run A:
// AudDSP
module AudDSP (
    input i_rst_n,
    input i_clk,
    input i_start,  
    input i_pause,  
    input [2:0] i_speed,
    input i_is_slow,
    input i_slow_mode,
    input i_daclrck,                
    input signed [15:0] i_sram_data,
    input [19:0] i_sram_stop_addr,  
    output signed [15:0] o_dac_data,
    output o_en,                    
    output o_is_pause,
    output [19:0] o_sram_addr
);
    localparam S_IDLE = 0;
    localparam S_PAUSE = 1;
    localparam S_PLAY = 2;
    localparam S_EMPTY = 3;
    reg [2:0] state_r, state_w;
    reg is_pause_r, is_pause_w;
    reg is_slow_r, is_slow_w;
    reg slow_mode_r, slow_mode_w;
    reg [2:0] speed_r, speed_w;
    reg [3:0] slow_counter_r, slow_counter_w;
    reg [1:0] get_data_counter_r, get_data_counter_w;
    reg [19:0] addr_r, addr_w;
    reg signed [15:0] sram_data_r, sram_data_w, sram_data_next_r, sram_data_next_w;
    reg [15:0] o_data_r, o_data_w;
    assign o_en = !i_daclrck;
    assign o_dac_data = o_data_r;
    assign o_sram_addr = addr_r;
    assign o_is_pause = is_pause_r;
    always @(*) begin
        state_w = state_r;
        case(state_r)
            S_IDLE: begin
                if(i_start)         state_w = S_PAUSE;
                else                state_w = S_IDLE;
            end
            S_PAUSE: begin
                if(!is_pause_r)     state_w = S_PLAY;
                else                state_w = S_PAUSE;
            end
            S_PLAY: begin
                if(is_pause_r)      state_w = S_PAUSE;
                else begin
  ...
Size in the first run: ~6,000 cells after synthesis, roughly 84 flip-flops.
==> flow/config.mk <==
export PLATFORM = sky130hd
export DESIGN_NAME = AudDSP
export DESIGN_NICKNAME = AudDSP
export VERILOG_FILES = /design/flow/design.v
export SDC_FILE = /design/flow/constraint.sdc
export NUM_CORES = 4
export LEC_CHECK = 0
export ABC_AREA = 1
export CAP_MARGIN = 30
export CORE_MARGIN = 2
export CORE_UTILIZATION = 71
export CTS_CLUSTER_DIAMETER = 351
export CTS_CLUSTER_SIZE = 31
export GPL_TIMING_DRIVEN = 1
export HOLD_SLACK_MARGIN = 0.3
export MAX_ROUTING_LAYER = met4
export PLACE_DENSITY_LB_ADDON = 0.2
export SETUP_SLACK_MARGIN = 5.0
export SLEW_MARGIN = 20
==> flow/constraint.sdc <==
create_clock -name core_clock -period 49.6 [get_ports {i_clk}]
set_input_delay 9.9200 -clock core_clock [delete_from_list [all_inputs] [get_ports {i_clk}]]
set_output_delay 9.9200 -clock core_clock [all_outputs]
set_load 0.01 [all_outputs]
run.sh (not shown) runs the stock make flow with config.mk's settings and CLKGATE_MAP_FILE=.
Run A: aborted in global routing (5_1_grt) (tool error)
The inputs of run B differ from those of run A as listed below.
Settings: MAX_ROUTING_LAYER no longer set, was met4; HOLD_SLACK_MARGIN no longer set, was 0.3; SETUP_SLACK_MARGIN no longer set, was 5.0; GPL_TIMING_DRIVEN no longer set, was 1; CTS_CLUSTER_SIZE no longer set, was 31; CTS_CLUSTER_DIAMETER no longer set, was 351; ABC_AREA no longer set, was 1; PLACE_DENSITY_LB_ADDON no longer set, was 0.2; CAP_MARGIN now 20, was 30; CORE_UTILIZATION now 45, was 71; the clock period (ns, I/O delays scaled along) now 48.7, was 49.6.
Findings:
In run B the implementation ran to completion but is not tape-out ready, as the final checks report negative setup slack. Re synthesized area: run B is 5500 um^2 down on run A. The post-CTS setup buffer count in run B is 2.4 times that in run A. Mean post-synth cell area (higher): run B. Initial core utilization in run B is 26 points below run A. Comparing run B and run A, the higher synthesized-area fraction occupied by ao, oa, aoi and oai cells is on run B.
> inputs changed (run B -> run C)
Settings: setting TNS_END_PERCENT to 30 for the first time; setting ABC_AREA to 1 for the first time; changing CORE_UTILIZATION from 45 to 65; changing the clock period (ns, I/O delays scaled along) from 48.7 to 50.6.
Run C: no failed stages, no open violations at the end. Taking run B as the reference point, the critical path depth of run C rises by 4.6%. Area of the core region of run C falls short of that of run B by more than 10%. Delta(maximum achievable frequency, run C - run B) > 0. | sequential share of layout area | lower: run B |. Between run B and run C, total vias in the final route decreased. As of run C, met1 wire length had fallen by more than 10% compared to run B. Between run C and run B, area added between synthesis and finish is higher for run B, run C comes in under that.
Inputs modified between run C and run D:
Settings: CTS_CLUSTER_DIAMETER newly set to 397; CTS_CLUSTER_SIZE newly set to 98; CORE_UTILIZATION changed from 65 to 53; TNS_END_PERCENT removed (was 30); the clock period (ns, I/O delays scaled along) changed from 50.6 to 53.8.
--- outcome ---
- Every run (run C and run D) finished clean.
- The sequential share of layout area on run C is in line with that on run D.
- Compared with run C, in run D largest fanout of any net on the critical path climbed 17; required time of the worst setup path +3.20 ns; shortest period the worst path allows rose 1.96 ns; non-clock buffer contribution to total cell area went down; chip area saw an increase.
- Diff run C -> run D | final-stage net count | down slightly
- On run D: hold slack is 0.0088 ns lower than what run C gave.
- Delta (run D minus run C): width of the chip higher, register-to-register setup slack higher.
Relative to run D, the following input files were edited for run E:
Settings: changing CTS_CLUSTER_DIAMETER from 397 to 372; changing CORE_UTILIZATION from 53 to 63.
Results
Run E does worse than run D on worst setup slack after layout.
The inputs of run F differ from those of run E as listed below.
Settings: CTS_CLUSTER_DIAMETER changed from 372 to 221; CTS_CLUSTER_SIZE removed (was 98); HOLD_SLACK_MARGIN newly set to -0.09; CORE_UTILIZATION changed from 63 to 70; the clock period (ns, I/O delays scaled along) changed from 53.8 to 45.6.
Findings:
No stage failed in run E, and the final checks on the layout all came back clean. Every stage of run F finished as expected; the final checks, on the other hand, flagged negative setup slack, which means the layout fails. Run F against run E: endpoint arrival time on the critical path shows a reduction of 2.78 ns, number of buffers added for setup after CTS shows an increase of 28, maximum clock frequency shows an increase of 1.2 MHz.

========
== job 6659 ==
Starting RTL as in the previous note.
Settings: LEC_CHECK=0, CAP_MARGIN=15, CELL_PAD_IN_SITES_GLOBAL_PLACEMENT=1, CORE_MARGIN=2, CORE_UTILIZATION=38, CTS_CLUSTER_DIAMETER=161, CTS_CLUSTER_SIZE=18, GPL_ROUTABILITY_DRIVEN=0, GPL_TIMING_DRIVEN=0, MAX_ROUTING_LAYER=met4, SETUP_SLACK_MARGIN=0.15, SLEW_MARGIN=20; clock period 129.0 ns.
--- input diff job 6659..job 8841 ---
# job 6659
export LEC_CHECK = 0
export CAP_MARGIN = 15
export CELL_PAD_IN_SITES_GLOBAL_PLACEMENT = 1
export CORE_MARGIN = 2
export CORE_UTILIZATION = 38
export CTS_CLUSTER_DIAMETER = 161
export CTS_CLUSTER_SIZE = 18
export GPL_ROUTABILITY_DRIVEN = 0
export GPL_TIMING_DRIVEN = 0
export MAX_ROUTING_LAYER = met4
export SETUP_SLACK_MARGIN = 0.15
export SLEW_MARGIN = 20
create_clock -name core_clock -period 129.0 [get_ports {i_clk}]
# job 8841
export LEC_CHECK = 0
export CAP_MARGIN = 30
export CORE_MARGIN = 2
export CORE_UTILIZATION = 68
export CTS_CLUSTER_DIAMETER = 43
export GPL_ROUTABILITY_DRIVEN = 0
export MAX_ROUTING_LAYER = met4
export PLACE_DENSITY = 0.54
export SLEW_MARGIN = 20
create_clock -name core_clock -period 100.0 [get_ports {i_clk}]
[summary]
Share of the clock period used by the worst path after layout for job 8841: 13 points up relative to job 6659
Lower utilization of the core after routing goes to job 6659 over job 8841.
or4_1 as the standard cell with the maximum stage delay on the critical path was reported by job 8841, and dfrtp_4 by job 6659.
Compared with job 6659, in job 8841 final-layout worst hold slack now sits lower, total grt overflow comparable, cell area now sits lower, achievable clock frequency now sits higher, final antenna diode count increased 2.
Per the comparison of job 8841 with job 6659, post-detailed-placement half-perimeter wirelength down 12%, number of max-cap violations ~0 delta, wire length lost about 8%.

========
== v1 ==
AudDSP again, from the RTL that the note above started with.
==> flow/config.mk <==
export PLATFORM = sky130hd
export DESIGN_NAME = AudDSP
export DESIGN_NICKNAME = AudDSP
export VERILOG_FILES = /design/flow/design.v
export SDC_FILE = /design/flow/constraint.sdc
export NUM_CORES = 4
export LEC_CHECK = 0
export CAP_MARGIN = 0
export CORE_MARGIN = 2
export CORE_UTILIZATION = 72
export CTS_CLUSTER_DIAMETER = 77
export CTS_CLUSTER_SIZE = 22
export GPL_TIMING_DRIVEN = 1
export PLACE_DENSITY = 0.45
export SETUP_SLACK_MARGIN = -0.16
export SLEW_MARGIN = 20
==> flow/constraint.sdc <==
create_clock -name core_clock -period 72.2 [get_ports {i_clk}]
set_input_delay 14.4400 -clock core_clock [delete_from_list [all_inputs] [get_ports {i_clk}]]
set_output_delay 14.4400 -clock core_clock [all_outputs]
set_load 0.01 [all_outputs]
Edits applied to the flow inputs when going from v1 to v18:
Settings: clearing CTS_CLUSTER_DIAMETER, which used to be 77; clearing CTS_CLUSTER_SIZE, which used to be 22; clearing GPL_TIMING_DRIVEN, which used to be 1; swapping 72 for 46 in CORE_UTILIZATION; clearing PLACE_DENSITY, which used to be 0.45; putting CORE_ASPECT_RATIO at 0.5 where nothing was set; clearing SETUP_SLACK_MARGIN, which used to be -0.16; swapping 72.2 for 100.0 in the clock period (ns, I/O delays scaled along).
[summary]
- v18: flow completed, timing, DRC and antenna clean
- The final reports for v18 and v1 show total of cells resized after clock tree synthesis lower in the former.
- Half-perimeter wire length of the detailed placement result, v18 and v1: smaller value in v1
- v18 reports its worst-path cell with the longest stage delay as sky130_fd_sc_hd__nor3_4 while v1 reports sky130_fd_sc_hd__or4b_4.
- The worst hold slack of v1 and that of v18 are within noise of each other.
- Post-route cell area is lower on v18
- As far as final-report setup violation count goes, v1 and v18 are indistinguishable; the numbers are identical.
- In the flow results for v18 and v1, the total instance count after detailed placement is smaller on v1.
Changes in v37 relative to v18:
Settings: PLACE_DENSITY: unset -> 0.54; MAX_ROUTING_LAYER: unset -> met4; SLEW_MARGIN: 20 -> 0; CTS_CLUSTER_DIAMETER: unset -> 43; CELL_PAD_IN_SITES_GLOBAL_PLACEMENT: unset -> 3; GPL_ROUTABILITY_DRIVEN: unset -> 1; CAP_MARGIN: 0 -> 30; CORE_UTILIZATION: 46 -> 68; CORE_ASPECT_RATIO: 0.5 -> unset.
==> results <==
v37 failed in global placement without I/O (3_1_place_gp_skip_io) with GPL-0301.
v18: PASS, flow complete, no timing, DRC or antenna violations
Taking v37 over v18, the overall die width ratio works out to 0.59.
For area inside the core boundary, dividing the value from v37 by the value from v18 gives 0.68.
v18 → v37: sequential element share of the synthesized area held steady, die size shrank by about 32%.
Relative to v37, the following input files were edited for v24:
Settings: putting CELL_PAD_IN_SITES_DETAIL_PLACEMENT at 2 where nothing was set; clearing MAX_ROUTING_LAYER, which used to be met4; clearing PLACE_DENSITY, which used to be 0.54; clearing CELL_PAD_IN_SITES_GLOBAL_PLACEMENT, which used to be 3; clearing CTS_CLUSTER_DIAMETER, which used to be 43; swapping 1 for 0 in GPL_ROUTABILITY_DRIVEN; swapping 68 for 40 in CORE_UTILIZATION; swapping 30 for 20 in CAP_MARGIN; swapping 0 for 35 in SLEW_MARGIN.
### Flow results
In the summary table, v24 is marked failed, with error ODB-0269 raised in global routing (5_1_grt).
For total number of placement rows, dividing the value from v24 by the value from v37 gives 1.3.
Compared with v37, in v24 synthesized cell count was more or less identical; overall die area went up by 68%; die boundary height went up by 30%.
As far as total cells reported by yosys after synthesis goes, v24 and v37 are indistinguishable; the numbers are identical.
As far as sequential area share after synthesis goes, v37 and v24 are indistinguishable; the numbers are identical.
The higher core region area of v24 and v37 is in v24.
Yosys synthesis chip area came out exactly the same in v24 and v37.

========
== lane 1 ==
Starting RTL as in the previous note.
export LEC_CHECK = 0
export CAP_MARGIN = 0
export CORE_MARGIN = 2
export CORE_UTILIZATION = 72
export CTS_CLUSTER_DIAMETER = 351
export CTS_CLUSTER_SIZE = 37
export GPL_TIMING_DRIVEN = 1
export PLACE_DENSITY = 0.38
export SETUP_SLACK_MARGIN = -0.16
export SLEW_MARGIN = 20
create_clock -name core_clock -period 73.2 [get_ports {i_clk}]
### lane 1 -> lane 2
Settings: CAP_MARGIN now 20, was 0; CTS_CLUSTER_SIZE no longer set, was 37; ABC_AREA now 1, previously not set; CTS_CLUSTER_DIAMETER no longer set, was 351; GPL_TIMING_DRIVEN no longer set, was 1; SETUP_SLACK_MARGIN no longer set, was -0.16; PLACE_DENSITY no longer set, was 0.38; CORE_UTILIZATION now 42, was 72; the clock period (ns, I/O delays scaled along) now 53.8, was 73.2.
==> results <==
Synthesis area per yosys: lane 2 vs lane 1 up 20%. Lane 2 has more setup slack than lane 1. As of lane 2, number of cells produced by synthesis had risen by more than half compared to lane 1. As of lane 2, wire length of the first global-routing pass had risen by more than 10% compared to lane 1. Lane 2 does better than lane 1 on relative max-transition margin.
Here is what was changed in the inputs of lane 3 compared with lane 2.
Settings: clearing ABC_AREA, which used to be 1; swapping 42 for 40 in CORE_UTILIZATION; swapping 53.8 for 87.7 in the clock period (ns, I/O delays scaled along).
- For the time the worst path needs with I/O delays and setup, lane 3 came in 31.51 ns higher than lane 2 did.
- Diff lane 2 -> lane 3 | iteration-0 DRC count of the detailed router | down by a little under 10%
- For lane 2, the first element of the critical path was speed_r[0], unlike lane 3, where it was speed_r[1].
- Re combinational fraction of the cell area: lane 3 is 9.0 points up on lane 2.
- Lane 3: hold slack lower than lane 2
- Diff lane 3..lane 2 | total of buffers placed on input and output ports | unchanged
- Relative to lane 2, lane 3 improves area after synthesis.
What lane 4 does differently from lane 3 at the input level:
Settings: ABC_AREA: unset -> 1; CORE_UTILIZATION: 40 -> 64; CTS_CLUSTER_DIAMETER: unset -> 376; CTS_CLUSTER_SIZE: unset -> 100; the clock period (ns, I/O delays scaled along): 87.7 -> 67.0.
## What came out
In lane 4 relative to lane 3, number of signal-net inverters in the final layout had gone up by more than 100%.
Any difference in register-to-register slack between lane 4 and lane 3 is small enough to ignore.
Taking lane 4 over lane 3, the area after synthesis ratio works out to 1.20.
Compared to lane 3, lane 4 has minimum period implied by the final worst setup slack 20.69 ns lower.
As of lane 4, design area had risen by more than 10% compared to lane 3.
Compared with lane 3, lane 4 shows a higher number of placed cells counting well taps.
Comparing die area for lane 3 and lane 4, the bigger number came from lane 3.
Against lane 3, lane 4 comes in about 15% lower on number of non-clock buffers.
Lane 4 ends up with a sequential share of layout area that is 0.93 points lower than in lane 3.
Compared to lane 3, lane 4 shows a narrower setup margin.
Lane 4 vs lane 3, final critical-path share of the clock period went down by 2.3 points.

========
== run 1 ==
Starting RTL as in the previous note.
// AudDSP
module AudDSP (
    input i_rst_n,
    input i_clk,
    input i_start,  
    input i_pause,  
    input [2:0] i_speed,
    input i_is_slow,
    input i_slow_mode,
    input i_daclrck,                
    input signed [15:0] i_sram_data,
    input [19:0] i_sram_stop_addr,  
    output signed [15:0] o_dac_data,
    output o_en,                    
    output o_is_pause,
    output [19:0] o_sram_addr
);
Settings: LEC_CHECK=0, ABC_AREA=1, CAP_MARGIN=20, CORE_MARGIN=2, CORE_UTILIZATION=72, CTS_CLUSTER_DIAMETER=248, CTS_CLUSTER_SIZE=96, PLACE_DENSITY=0.42, SLEW_MARGIN=20, TNS_END_PERCENT=15; clock period 49.7 ns.
Run 1 finished every step from synthesis to the final layout, and the layout passed the timing, DRC and antenna checks.
[inputs] run 2 vs run 1
Settings: TNS_END_PERCENT: 15 -> 30; CTS_CLUSTER_SIZE: 96 -> 100; CTS_CLUSTER_DIAMETER: 248 -> 257; SETUP_SLACK_MARGIN: unset -> 5.0; the clock period (ns, I/O delays scaled along): 49.7 -> 48.7.
--- outcome ---
- Seen in the log of run 2: GRT-0232 during global routing (5_1_grt), after which the run never completed.
- Of run 2 and run 1, the run reporting the lower number of instances in the placed design was run 1.
- Re site row count: no difference whatsoever between run 1 and run 2.
- Run 1 -> run 2: tally of unique sky130hd cells used after synthesis delta 0, exact match
- Going from run 1 to run 2, number of gates given a new drive strength after cts increased by 212 relative to the old numbers; synthesized area closely matched the old numbers; global placer's final weighted congestion decreased by about 0.4% relative to the old numbers; area of placed instances increased by about 0.6% relative to the old numbers.
- Per the comparison of run 2 with run 1, setup slack after placement shows a reduction of 870 ps; synthesized cell count flat.
For run 3, these inputs were changed with respect to run 2:
Settings: SETUP_SLACK_MARGIN now 2.34, was 5.0; CTS_CLUSTER_SIZE now 14, was 100; CTS_CLUSTER_DIAMETER no longer set, was 257; CAP_MARGIN now 0, was 20.
--- outcome ---
- What ended run 3 was a tool error in global routing (5_1_grt); the run never finished.
- Compared with run 2, in run 3 synthesized cell area held, number of port buffers about even.
- Re total clock sinks: no difference whatsoever between run 2 and run 3.
- Diff run 2..run 3 | synthesized-area fraction occupied by adder cells | unchanged
- Re floorplan die width: no difference whatsoever between run 2 and run 3.
- Taking run 2 over run 3, the cell resize tally after clock tree synthesis ratio works out to 3.8.
> inputs changed (run 3 -> run 4)
Settings: CTS_CLUSTER_SIZE changed from 14 to 100; SETUP_SLACK_MARGIN removed (was 2.34); CAP_MARGIN changed from 0 to 20; the clock period (ns, I/O delays scaled along) changed from 48.7 to 50.6.
Results
Run 4 | status: complete | timing, DRC, antenna: pass
Compared with run 3, in run 4 worst setup slack after placement went up by 410 ps, number of H-tree levels level, mux contribution to synthesized area was more or less identical.
Input changes introduced in run 5 (baseline for comparison: run 4):
Settings: swapping 100 for 97 in CTS_CLUSTER_SIZE; swapping 72 for 52 in CORE_UTILIZATION; clearing PLACE_DENSITY, which used to be 0.42; swapping 30 for 20 in TNS_END_PERCENT; swapping 50.6 for 53.8 in the clock period (ns, I/O delays scaled along).
### Flow results
- Run 5 ended up with a higher data arrival time of the critical path than run 4 did.
- Comparing run 5 and run 4, the higher initial core utilization was measured on run 4.
- Per the comparison of run 5 with run 4, number of global-route vias before repair down 4.9%; final non-filler cell total shows an increase of 209; wire length of the first global-routing pass now sits higher.
- Run 5 | status: complete | timing, DRC, antenna: pass
- The run with more routed wire is run 4, not run 5.
- NOTE: met2 wire length in run 5 exceeds that of run 4
